==> run a: inputs <==
// chris_slave
module chris_slave (
		input  wire [3:0]  avs_s0_address,      
		input  wire        avs_s0_read,         
		output wire [31:0] avs_s0_readdata,     
		input  wire        avs_s0_write,        
		input  wire [31:0] avs_s0_writedata,    
		output wire        avs_s0_waitrequest,  
		input  wire        clock_clk,           
		input  wire        reset_reset,         
		output wire        LEDR                 
	);
make LEC_CHECK=0 CAP_MARGIN=20 CORE_MARGIN=2 CORE_UTILIZATION=40 SLEW_MARGIN=20 finish   # period 4.24 ns
run.sh (not shown) runs the stock make flow with config.mk's settings and CLKGATE_MAP_FILE=.
==> run b: changes against run a <==
- CAP_MARGIN: 20 -> 0
- CELL_PAD_IN_SITES_DETAIL_PLACEMENT: unset -> 0
- CORE_UTILIZATION: 40 -> 72
- CTS_CLUSTER_DIAMETER: unset -> 190
- CTS_CLUSTER_SIZE: unset -> 31
- GPL_ROUTABILITY_DRIVEN: unset -> 1
- PLACE_DENSITY: unset -> 0.64
- SETUP_SLACK_MARGIN: unset -> 0.0
- SLEW_MARGIN: 20 -> 10
- TNS_END_PERCENT: unset -> 20
==> flow/constraint.sdc (replaced) <==
create_clock -name core_clock -period 2.12 [get_ports {clock_clk}]
set_input_delay 0.4240 -clock core_clock [delete_from_list [all_inputs] [get_ports {clock_clk}]]
set_output_delay 0.4240 -clock core_clock [all_outputs]
set_load 0.01 [all_outputs]
==> run c: changes against run a <==
==> flow/constraint.sdc (replaced) <==
create_clock -name core_clock -period 6.0 [get_ports {clock_clk}]
set_input_delay 1.2000 -clock core_clock [delete_from_list [all_inputs] [get_ports {clock_clk}]]
set_output_delay 1.2000 -clock core_clock [all_outputs]
set_load 0.01 [all_outputs]
==> run d: changes against run a <==
- CORE_UTILIZATION: 40 -> 70
- MAX_ROUTING_LAYER: unset -> met4
==> flow/constraint.sdc (replaced) <==
create_clock -name core_clock -period 3.45 [get_ports {clock_clk}]
set_input_delay 0.6900 -clock core_clock [delete_from_list [all_inputs] [get_ports {clock_clk}]]
set_output_delay 0.6900 -clock core_clock [all_outputs]
set_load 0.01 [all_outputs]
==> flow_summary.html <==
<h2>Implementation results</h2>
<table>
<tr><th>Metric</th><th>Value</th></tr>
<tr><th colspan="2">Outcome</th></tr>
<tr><td>Run status</td><td>complete, no violations</td></tr>
<tr><th colspan="2">Job</th></tr>
<tr><td>Number of logged tool warnings</td><td>32</td></tr>
<tr><th colspan="2">Critical path</th></tr>
<tr><td>Endpoint type of the worst setup path</td><td>flip-flop</td></tr>
<tr><th colspan="2">GRT</th></tr>
<tr><td>Pin count of the biggest net entering global routing</td><td>197</td></tr>
<tr><td>GRT met3 Usage</td><td>4.37%</td></tr>
<tr><th colspan="2">Placement</th></tr>
<tr><td>Final estimated routing congestion in global placement</td><td>0.910</td></tr>
<tr><th colspan="2">Final layout</th></tr>
<tr><td>Final Instance Count excl. Fillers</td><td>5626</td></tr>
<tr><th colspan="2">Routing</th></tr>
<tr><td>Residual antenna-violating net count after detailed routing</td><td>0</td></tr>
</table>
# the run above: run c

==> flow_summary.html <==
<h2>Implementation results</h2>
<table>
<tr><th>Metric</th><th>Value</th></tr>
<tr><th colspan="2">Placement</th></tr>
<tr><td>Final estimated routing congestion in global placement</td><td>0.974</td></tr>
<tr><th colspan="2">Job</th></tr>
<tr><td>Number of logged tool warnings</td><td>34</td></tr>
<tr><th colspan="2">Routing</th></tr>
<tr><td>Residual antenna-violating net count after detailed routing</td><td>0</td></tr>
<tr><th colspan="2">Final layout</th></tr>
<tr><td>Final Instance Count excl. Fillers</td><td>5308</td></tr>
<tr><th colspan="2">Outcome</th></tr>
<tr><td>Layout check faults</td><td>setup timing</td></tr>
<tr><td>Run status</td><td>complete, but fails checks</td></tr>
<tr><th colspan="2">Critical path</th></tr>
<tr><td>Endpoint type of the worst setup path</td><td>flip-flop</td></tr>
<tr><th colspan="2">GRT</th></tr>
<tr><td>Pin count of the biggest net entering global routing</td><td>147</td></tr>
<tr><th colspan="2">Timing</th></tr>
<tr><td>Final setup fails</td><td>25</td></tr>
<tr><td>Final worst setup slack</td><td>-0.520 ns</td></tr>
</table>
# the run above: run d

==> flow_summary.html <==
<h3>Flow metrics</h3>
<table>
<tr><th>Metric</th><th>Value</th></tr>
<tr><th colspan="2">Synth</th></tr>
<tr><td>Adder-cell area share of the yosys netlist</td><td>17.2%</td></tr>
<tr><td>Top comb family, area</td><td>AND-OR/OR-AND gates</td></tr>
<tr><td>Count of different cell masters after synthesis</td><td>75</td></tr>
<tr><th colspan="2">Outcome</th></tr>
<tr><td>Run status</td><td>did not finish</td></tr>
<tr><td>Halt point of the flow</td><td>global routing</td></tr>
<tr><th colspan="2">CTS</th></tr>
<tr><td>Post-cts hold-fix buffer tally</td><td>0</td></tr>
</table>
# the run above: run b

==> flow_summary.html <==
<h2>Implementation results</h2>
<table>
<tr><th>Metric</th><th>Value</th></tr>
<tr><th colspan="2">Outcome</th></tr>
<tr><td>Run status</td><td>complete, no violations</td></tr>
<tr><th colspan="2">Critical path</th></tr>
<tr><td>Endpoint type of the worst setup path</td><td>flip-flop</td></tr>
<tr><th colspan="2">Placement</th></tr>
<tr><td>Final estimated routing congestion in global placement</td><td>0.923</td></tr>
<tr><th colspan="2">GRT</th></tr>
<tr><td>Pin count of the biggest net entering global routing</td><td>141</td></tr>
<tr><td>GRT met3 Usage</td><td>5.16%</td></tr>
<tr><th colspan="2">Routing</th></tr>
<tr><td>Residual antenna-violating net count after detailed routing</td><td>0</td></tr>
<tr><th colspan="2">Die</th></tr>
<tr><td>Die height</td><td>327 um</td></tr>
<tr><td>Boundary Pins</td><td>74</td></tr>
<tr><th colspan="2">Final layout</th></tr>
<tr><td>Number of clock-tree buffers in the layout</td><td>123</td></tr>
<tr><td>Final Instance Count excl. Fillers</td><td>5664</td></tr>
<tr><th colspan="2">Job</th></tr>
<tr><td>Number of logged tool warnings</td><td>32</td></tr>
</table>
# the run above: run a


---

==> inputs of job 5177 <==
==> flow/design.v <==
module convolution_core (
input clk,
input reset,
input [31:0] value0,
input [31:0] value1,
input [31:0] value2,
input [31:0] value3,
input [31:0] value4,
input [31:0] value5,
input [31:0] value6,
input [31:0] value7,
input [31:0] value8,
input caculating_start,
output reg caculating_done,
input res_done,
output reg [31:0] ret
);
	parameter kernel0 = 8'd1;
	parameter kernel1 = 8'd2;
	parameter kernel2 = 8'd3;
	parameter kernel3 = 8'd4;
	parameter kernel4 = 8'd5;
	parameter kernel5 = 8'd6;
	parameter kernel6 = 8'd7;
	parameter kernel7 = 8'd8;
	parameter kernel8 = 8'd9;
	reg [31:0] Add0,Add1,Add2,Add3,Add4,Add5,Add6,Add7,Add8;
	reg [1:0] status;
	reg [31:0] reg_31, reg_32, reg_33;
	always @(posedge clk) begin
		if (reset) begin
			status <= 2'b00;
			ret <= 32'hffffffff;
			caculating_done <= 1'b0;
		end else if (status == 2'b00 && caculating_start) begin
			Add0 <= value0 * kernel0;
			Add1 <= value1 * kernel1;
			Add2 <= value2 * kernel2;
			Add3 <= value3 * kernel3;
			Add4 <= value4 * kernel4;
			Add5 <= value5 * kernel5;
			Add6 <= value6 * kernel6;
			Add7 <= value7 * kernel7;
			Add8 <= value8 * kernel8;
			status <= 1'b01;
		end else if (status == 2'b01 && caculating_start) begin
			reg_31 <= Add0+Add1+Add2;
			reg_32 <= Add3+Add4+Add5;
			reg_33 <= Add6+Add7+Add8;
			status <= 2'b10;
		end else if (status == 2'b10 && caculating_start) begin
			ret <= reg_31 + reg_32 + reg_33;
			status <= 2'b11;  
			caculating_done <= 1'b1;
		end else  if (caculating_start == 1'b0)begin
			caculating_done <= 1'b0;
			status <= 2'b00;
		end
	end 
endmodule
`timescale 1 ps / 1 ps
module chris_slave (
		input  wire [3:0]  avs_s0_address,      
		input  wire        avs_s0_read,         
		output wire [31:0] avs_s0_readdata,     
		input  wire        avs_s0_write,        
		input  wire [31:0] avs_s0_writedata,    
		output wire        avs_s0_waitrequest,  
		input  wire        clock_clk,           
		input  wire        reset_reset,         
		output wire        LEDR                 
	);
	reg [31:0] reg_out;
	assign avs_s0_readdata = reg_out;
   reg			Reg_Status_Read;
   reg			Reg_Status_Write;
	reg 			reg_write_done;
	reg 			reg_read_done;
   reg [31:0] 		reg_value[8:0];
	reg 				led_out;
	reg [31:0] reg_res;
   assign avs_s0_waitrequest = Reg_Status_Read&Reg_Status_Write;
	assign LEDR = led_out;
	reg reg_module_caculation_end;
	reg reg_modue_caculating_start;
	reg reg_module_end;
	reg reg_module_start;
   convolution_core instance_convolution(.clk(clock_clk),
	.reset(reset_reset),
	.value0(reg_value[0]),
	.value1(reg_value[1]),
	.value2(reg_value[2]),
	.value3(reg_value[3]),
	.value4(reg_value[4]),
	.value5(reg_value[5]),
	.value6(reg_value[6]),
	.value7(reg_value[7]),
	.value8(reg_value[8]),
	.caculating_start(reg_modue_caculating_start),
	.caculating_done(reg_module_caculation_end),
	.res_done(reg_module_end),
	.ret(reg_res)
	);
	 reg [3:0] reg_current_status, reg_next_status;
	 parameter IDLE = 4'b0001;
    parameter CALCULATING = 4'b0010;
    parameter WAITTING = 4'b0100;
    parameter FINISH = 4'b1000;
	 always@(posedge clock_clk)
    begin
        if(reset_reset)
            reg_current_status <= IDLE;
        else
            reg_current_status <= reg_next_status;
    end
    always@(reg_current_status or reg_read_done or reg_module_caculation_end or reg_write_done or reset_reset)
    begin
        if(reset_reset)
            reg_next_status = IDLE;
        else
        begin
            case(reg_current_status)
                IDLE:reg_next_status = reg_read_done?CALCULATING:IDLE;
                CALCULATING:reg_next_status = reg_module_caculation_end?WAITTING:CALCULATING;
                WAITTING:reg_next_status = reg_write_done?FINISH:WAITTING;
                FINISH: reg_next_status = IDLE;
                default: reg_next_status = IDLE;
            endcase
        end
    end
	 always@(posedge clock_clk) begin
		if (reset_reset) begin
			led_out <= 1'b0;
			reg_module_start<= 1'b0;
			reg_module_end	<= 1'b0;
			reg_modue_caculating_start <= 1'b0;
		end else begin
		case(reg_current_status)
			IDLE: begin
				reg_module_start<= 1'b0;
				reg_module_end	<= 1'b0;
				reg_modue_caculating_start <= 1'b0;
			end
			CALCULATING: begin
				led_out <= 1'b1;
				reg_module_start <= 1'b1;
				reg_modue_caculating_start <= 1'b1;
			end
			WAITTING:begin
				reg_modue_caculating_start <= 1'b0;
				reg_module_end <= 1'b1;
			end
			FINISH:begin
				reg_module_start <= 1'b0;
				reg_module_end	<= 1'b0;
				reg_modue_caculating_start <= 1'b0;
				led_out <= 1'b0;
			end
			default:begin
			end
		endcase
	 end 
	 end
	always @(posedge clock_clk)
	  if (reset_reset) begin
			Reg_Status_Write <= 1'b1;
			reg_read_done <= 1'b0;
			reg_value[0] <= 32'h00000000;
			reg_value[1] <= 32'h00000000;
			reg_value[2] <= 32'h00000000;
			reg_value[3] <= 32'h00000000;
			reg_value[4] <= 32'h00000000;
			reg_value[5] <= 32'h00000000;
			reg_value[6] <= 32'h00000000;
			reg_value[7] <= 32'h00000000;
			reg_value[8] <= 32'h00000000;			
	  end else if (!avs_s0_waitrequest && avs_s0_write) begin
			case (avs_s0_address[3:0])
				4'b0000: reg_value[0] <= avs_s0_writedata;
				4'b0001: reg_value[1] <= avs_s0_writedata;
				4'b0010: reg_value[2] <= avs_s0_writedata;
				4'b0011: reg_value[3] <= avs_s0_writedata;
				4'b0100: reg_value[4] <= avs_s0_writedata;
				4'b0101: reg_value[5] <= avs_s0_writedata;
				4'b0110: reg_value[6] <= avs_s0_writedata;
				4'b0111: reg_value[7] <= avs_s0_writedata;
				4'b1000:begin
					reg_value[8] <= avs_s0_writedata;
					reg_read_done <= 1'b1;  
				end
			endcase		
			Reg_Status_Write <= 1'b1;
	  end else if (avs_s0_waitrequest && avs_s0_write)begin
			Reg_Status_Write <= 1'b0;
	  end else begin
			if(reg_module_end) begin
				reg_read_done <= 1'b0;
			end 
			Reg_Status_Write <= 1'b1;	
	  end
   always @(posedge clock_clk)
	if (reset_reset) begin
		Reg_Status_Read <= 1'b1;	
		reg_write_done <= 1'b0;
		reg_out <= 32'hffffffff;
	end else if (!avs_s0_waitrequest && avs_s0_read) begin
		Reg_Status_Read <= 1'b1;
		reg_write_done <= 1'b1;	
	end else if(avs_s0_waitrequest && avs_s0_read && reg_current_status == WAITTING) begin
		case (avs_s0_address[3:0])
				4'b0000: reg_out <= reg_value[0];
				4'b0001: reg_out <= reg_value[1];
				4'b0010: reg_out <= reg_value[2];
				4'b0011: reg_out <= reg_value[3];
				4'b0100: reg_out <= reg_value[4];
				4'b0101: reg_out <= reg_value[5];
				4'b0110: reg_out <= reg_value[6];
				4'b0111: reg_out <= reg_value[7];
				4'b1000: reg_out <= reg_value[8];
				4'b1001: reg_out <= reg_res;
			default:reg_out <= 32'hffffffff;
		endcase
		Reg_Status_Read <= 1'b0;	
	end else begin
		Reg_Status_Read <= 1'b1;
		if (reg_module_end) begin
			reg_write_done <= 1'b0;
		end
	end
endmodule
==> flow/run.sh <==
#!/bin/bash
# the make line also repeats each setting of config.mk as NAME=value (left out here)
make -C /OpenROAD-flow-scripts/flow DESIGN_CONFIG=/design/flow/config.mk WORK_HOME=/design/flow/orfs CLKGATE_MAP_FILE= finish
==> flow/config.mk <==
export PLATFORM = sky130hd
export DESIGN_NAME = chris_slave
export DESIGN_NICKNAME = chris_slave
export VERILOG_FILES = /design/flow/design.v
export SDC_FILE = /design/flow/constraint.sdc
export NUM_CORES = 4
export LEC_CHECK = 0
export CAP_MARGIN = 0
export CELL_PAD_IN_SITES_DETAIL_PLACEMENT = 0
export CORE_MARGIN = 2
export CORE_UTILIZATION = 67
export CTS_CLUSTER_DIAMETER = 190
export CTS_CLUSTER_SIZE = 19
export GPL_ROUTABILITY_DRIVEN = 0
export SETUP_SLACK_MARGIN = 0.0
export SLEW_MARGIN = 10
export TNS_END_PERCENT = 85
==> flow/constraint.sdc <==
create_clock -name core_clock -period 3.18 [get_ports {clock_clk}]
set_input_delay 0.6360 -clock core_clock [delete_from_list [all_inputs] [get_ports {clock_clk}]]
set_output_delay 0.6360 -clock core_clock [all_outputs]
set_load 0.01 [all_outputs]
==> job 1572 (differences from job 5177) <==
Settings changed: CAP_MARGIN 0 to 20, CELL_PAD_IN_SITES_DETAIL_PLACEMENT 0 to default, CORE_UTILIZATION 67 to 39, CTS_CLUSTER_DIAMETER 190 to default, CTS_CLUSTER_SIZE 19 to default, GPL_ROUTABILITY_DRIVEN 0 to default, SETUP_SLACK_MARGIN 0.0 to default, SLEW_MARGIN 10 to 20, TNS_END_PERCENT 85 to default.
==> flow/constraint.sdc (replaced) <==
create_clock -name core_clock -period 4.24 [get_ports {clock_clk}]
set_input_delay 0.8480 -clock core_clock [delete_from_list [all_inputs] [get_ports {clock_clk}]]
set_output_delay 0.8480 -clock core_clock [all_outputs]
set_load 0.01 [all_outputs]
==> results <==
Job 1572 completed without violations. Job 5177 completed, yet does not pass: setup timing. Clock power: job 1572 is higher than job 5177 (about 22%). Final cell count: job 5177 is lower than job 1572 (about 3.8%). Between job 1572 and job 5177, the lower fmax is in job 1572 (gap about 6%, measured against job 5177). Against job 1572, the sequential share of layout area of job 5177 is lower by 2.4 points. Die area: job 1572 is higher than job 5177 (about 70%).
==> figures <==
| item | job 1572 | job 5177 |
|---|---|---|
| Status | timing/DRC/antenna clean | finished with violations |
| Layout check failures | - | setup timing |
| Area after detailed placement | 0.04439 mm^2 | 0.04635 mm^2 |
| Standard cell core area | 0.1057 mm^2 | 0.06160 mm^2 |
| Initial DRC count | 3,433 | 4,977 |
| Arrival time of the worst setup path | 4.37 ns | 4.13 ns |
| Number of global-route vias before repair | 31,410 | 33,610 |
| Switching fraction of total power | 21.75% | 22.07% |
| Static Leakage | 19.66 nW | 21.48 nW |
| Fin Clk Skew | 0.02699 ns | 0.03871 ns |
| Worst reg-to-reg setup slack | 0.25 ns | -0.58 ns |
| # nets final | 4,754 | 5,128 |
| Overall global routing resource usage | 23.96% | 40.97% |
Power is estimated from default activity; no workload was simulated.
